==> flow/design.v (excerpt) <==
module error_correction # (
    parameter puf_sig_length     = 256,
    parameter ipid_N             = 16
)
(
    input                                clk,
    input                                rst_n,
    input        [1:0]                   pcm_instruction,
    input        [puf_sig_length-1:0]    pcm_puf_in,
    input                                pcm_puf_in_valid,
    input        [$clog2(ipid_N)-1:0]    pcm_ipid_number,
    output logic [puf_sig_length-1:0]    pcm_puf_out,
    output logic                         pcm_puf_out_valid,
    output logic                         pcm_S_c  
);
Size: roughly 10000 cells after synthesis, roughly 1800 flip-flops, ~90000 sq um of cells after synthesis.
Settings: LEC_CHECK=0, ABC_AREA=1, CAP_MARGIN=25, CELL_PAD_IN_SITES_GLOBAL_PLACEMENT=2, CORE_ASPECT_RATIO=0.53, CORE_MARGIN=4, CORE_UTILIZATION=40, CTS_CLUSTER_DIAMETER=199, GPL_TIMING_DRIVEN=0, HOLD_SLACK_MARGIN=-0.07, MAX_ROUTING_LAYER=met4, MIN_ROUTING_LAYER=met2, SLEW_MARGIN=20; clock period 5.0 ns.
run.sh (not shown) runs the stock make flow with config.mk's settings and CLKGATE_MAP_FILE=.
The baseline ended with an error in 5_1_grt.
Change:
- CAP_MARGIN: 25 -> 20
- CELL_PAD_IN_SITES_DETAIL_PLACEMENT: default -> 2
- CORE_ASPECT_RATIO: 0.53 -> default
- CORE_MARGIN: 4 -> 2
- CORE_UTILIZATION: 40 -> 35
- CTS_CLUSTER_DIAMETER: 199 -> default
- HOLD_SLACK_MARGIN: -0.07 -> default
- MAX_ROUTING_LAYER: met4 -> default
- SETUP_SLACK_MARGIN: default -> 0.72
- SLEW_MARGIN: 20 -> 35
- TNS_END_PERCENT: default -> 75
The changed run went through all stages and came out clean.
Area after synthesis is unchanged.
Synthesized cell count stays the same.
Die area came out higher by 12%.
Change:
- ABC_AREA: 1 -> default
- CELL_PAD_IN_SITES_DETAIL_PLACEMENT: 2 -> default
- CELL_PAD_IN_SITES_GLOBAL_PLACEMENT: 2 -> default
- CORE_UTILIZATION: 35 -> 40
- GPL_TIMING_DRIVEN: 0 -> default
- MIN_ROUTING_LAYER: met2 -> default
- PLACE_DENSITY: default -> 0.6
- SETUP_SLACK_MARGIN: 0.72 -> default
- SLEW_MARGIN: 35 -> 20
- TNS_END_PERCENT: 75 -> default
- clock period: 5.0 -> 3.88 ns (I/O delays scaled with it)
Final area drops by 11%. Clock power came out higher by 18%. Core utilization is higher by 6.1 points. Via count decreases by 58%. Clock skew fell by 0.019 ns.
Change:
- MIN_ROUTING_LAYER: default -> met2
- PLACE_DENSITY: 0.6 -> default
- TNS_END_PERCENT: default -> 75
- clock period: 3.88 -> 5.0 ns (I/O delays scaled with it)
Outcome: Via count increases by 30%; cell area decreases by 2.7%; synthesized cell count is unchanged; worst setup slack is better by 0.53 ns; register-to-register slack is better by 1.2 ns; sequential share of layout area increases by 1.5 points.
Change:
- MIN_ROUTING_LAYER: met2 -> default
- PLACE_DENSITY: default -> 0.6
- TNS_END_PERCENT: 75 -> default
Effect: Routed wire length drops by 3.6%; total power drops by 2.2%; sequential cell count is unchanged; utilization drops by 0.24 points; clock skew drops by 0.021 ns; via count drops by 25%; first-iteration DRC count drops by 60%.
Change:
- CORE_ASPECT_RATIO: default -> 0.53
- CTS_CLUSTER_DIAMETER: default -> 199
- GPL_TIMING_DRIVEN: default -> 1
- HOLD_SLACK_MARGIN: default -> -0.07
- MAX_ROUTING_LAYER: default -> met4
- MIN_ROUTING_LAYER: default -> met2
- PLACE_DENSITY: 0.6 -> default
- PLACE_DENSITY_LB_ADDON: default -> 0.06
Power is higher by 2.1%. Die size barely changes. Worst setup slack got worse by 0.18 ns.

---

Starting RTL as in the previous note.
make LEC_CHECK=0 CAP_MARGIN=20 CORE_MARGIN=2 CORE_UTILIZATION=58 CTS_CLUSTER_SIZE=41 SETUP_SLACK_MARGIN=-0.06 SLEW_MARGIN=20 TNS_END_PERCENT=5 finish   # period 3.29 ns
Change:
CORE_UTILIZATION = 70   (was 58)
CTS_CLUSTER_SIZE = 49   (was 41)
SETUP_SLACK_MARGIN = default   (was -0.06)
TNS_END_PERCENT = default   (was 5)
clock period = 2.21 ns   (was 3.29 ns; I/O delays follow)
Result: The changed run aborted during global routing (5_1_grt); synthesized area stays the same; die size goes down by 17%; synthesized cell count is unchanged.
Change:
CORE_UTILIZATION = 64   (was 70)
CTS_CLUSTER_SIZE = default   (was 49)
clock period = 2.15 ns   (was 2.21 ns; I/O delays follow)
Result: The new run completed and failed the layout checks on negative setup slack; synthesized area stays the same; die size increases by roughly a tenth; synthesized cell count does not change.
Change:
CORE_UTILIZATION = 65   (was 64)
CTS_CLUSTER_SIZE = 51   (was default)
HOLD_SLACK_MARGIN = 0.29   (was default)
PLACE_DENSITY = 0.6   (was default)
Result: The changed run finished but failed the layout checks on negative setup slack; clock-buffer cell count went down by 4; area after synthesis does not change; hold slack gains 0.21 ns; flip-flop count is unchanged; sequential power is about the same; maximum frequency went down by a little under a tenth; synthesized cell count stays the same; setup slack loses 0.24 ns.

---

Setup of build 89:
Starting RTL as in the previous note.
Design error_correction, start of the top module:
module error_correction # (
    parameter puf_sig_length     = 256,
    parameter ipid_N             = 16
)
(
    input                                clk,
    input                                rst_n,
    input        [1:0]                   pcm_instruction,
    input        [puf_sig_length-1:0]    pcm_puf_in,
    input                                pcm_puf_in_valid,
    input        [$clog2(ipid_N)-1:0]    pcm_ipid_number,
    output logic [puf_sig_length-1:0]    pcm_puf_out,
    output logic                         pcm_puf_out_valid,
    output logic                         pcm_S_c  
);
clock: 5.72 ns
lec_check: 0
abc_area: 0
cap_margin: 20
cell_pad_in_sites_detail_placement: 2
cell_pad_in_sites_global_placement: 2
core_aspect_ratio: 0.56
core_margin: 9
core_utilization: 70
gpl_timing_driven: 1
hold_slack_margin: -0.03
min_routing_layer: met2
setup_slack_margin: 0.72
slew_margin: 10
tns_end_percent: 30
Status(build 89) = ERROR, stage = global placement (3_3_place_gp)
What build 4 does differently from build 89 at the input level:
Settings: removing TNS_END_PERCENT (formerly 30); removing CELL_PAD_IN_SITES_DETAIL_PLACEMENT (formerly 2); removing MIN_ROUTING_LAYER (formerly met2); removing HOLD_SLACK_MARGIN (formerly -0.03); setting CTS_CLUSTER_SIZE to 36 for the first time; removing GPL_TIMING_DRIVEN (formerly 1); removing CORE_ASPECT_RATIO (formerly 0.56); removing ABC_AREA (formerly 0); removing CELL_PAD_IN_SITES_GLOBAL_PLACEMENT (formerly 2); removing SETUP_SLACK_MARGIN (formerly 0.72); changing CORE_MARGIN from 9 to 2; changing SLEW_MARGIN from 10 to 20; changing the clock period (ns, I/O delays scaled along) from 5.72 to 2.95.
[summary]
Changes observed in build 4 relative to build 89: core outline area increased about 0.7%; area of the chip went down; number of nets at floorplan comparable; die width went down by 130 um; synthesized area did not really move. Cell row count (build 4 vs. build 89) increases by more than a quarter. What the final checks of build 4 revealed, after a flow that finished every stage, was a layout that fails on max-capacitance violations, max-slew violations, negative setup slack. Build 89 is listed as incomplete: the tool reported an error in global placement (3_3_place_gp) and the run ended there.
Edits applied to the flow inputs when going from build 4 to build 32:
Settings: CORE_UTILIZATION: 70 -> 64; CTS_CLUSTER_SIZE: 36 -> unset; the clock period (ns, I/O delays scaled along): 2.95 -> 2.21.
### Flow results
Build 32 ran in full, but the layout does not pass; the checks complain about negative setup slack.
End point of the critical path = pcm_puf_out[103]$_DFFE_PN0P_: build 4; end point of the critical path = pcm_puf_out[134]$_DFFE_PN0P_: build 32
Build 32: setup fix buffers added after clock tree synthesis higher than build 4
Build 4 vs build 32, kind of critical path: in -> reg vs reg -> reg
When the final numbers for build 32 and build 4 were put side by side, the power in sequential cells turned out to be smaller in build 4.
Total negative slack for setup checks, build 32 and build 4: higher on build 4
The global router's overall resource usage number comes out lower for build 32 vs build 4.
When build 32 is measured against build 4, its worst setup margin turns out 0.43 ns higher.
Changes observed in build 32 relative to build 4: count of inserted tapcells rose 9.1%; sum of routed wire length over all layers went down by 78 mm.
Area occupied by multi-input gates (build 32 over build 4): increase, 5.4%
Inputs modified between build 32 and build 84:
Settings: setting PLACE_DENSITY to 0.6 for the first time; changing CORE_UTILIZATION from 64 to 58; changing the clock period (ns, I/O delays scaled along) from 2.21 to 3.67.
--- outcome ---
Row placement-stage worst setup slack: build 84 higher / build 32 lower
Build 84 reached the end of the flow, and the finished layout is clean on the timing, design-rule and antenna checks.
From the logs: build 32 reached the end of the flow and failed the layout checks with negative setup slack.
Build 84 ends up with a total length of routed wires that is 22% lower than in build 32.
Build 84 has number of buffer and inverter instances along the worst setup path above what build 32 had.
From build 32 to build 84 the numbers moved as follows: wire length on met1 dropped 5.9 mm, internal cell power dropped 36000 uW.
Power figures rest on the tool's default switching activity, not on a simulated workload.
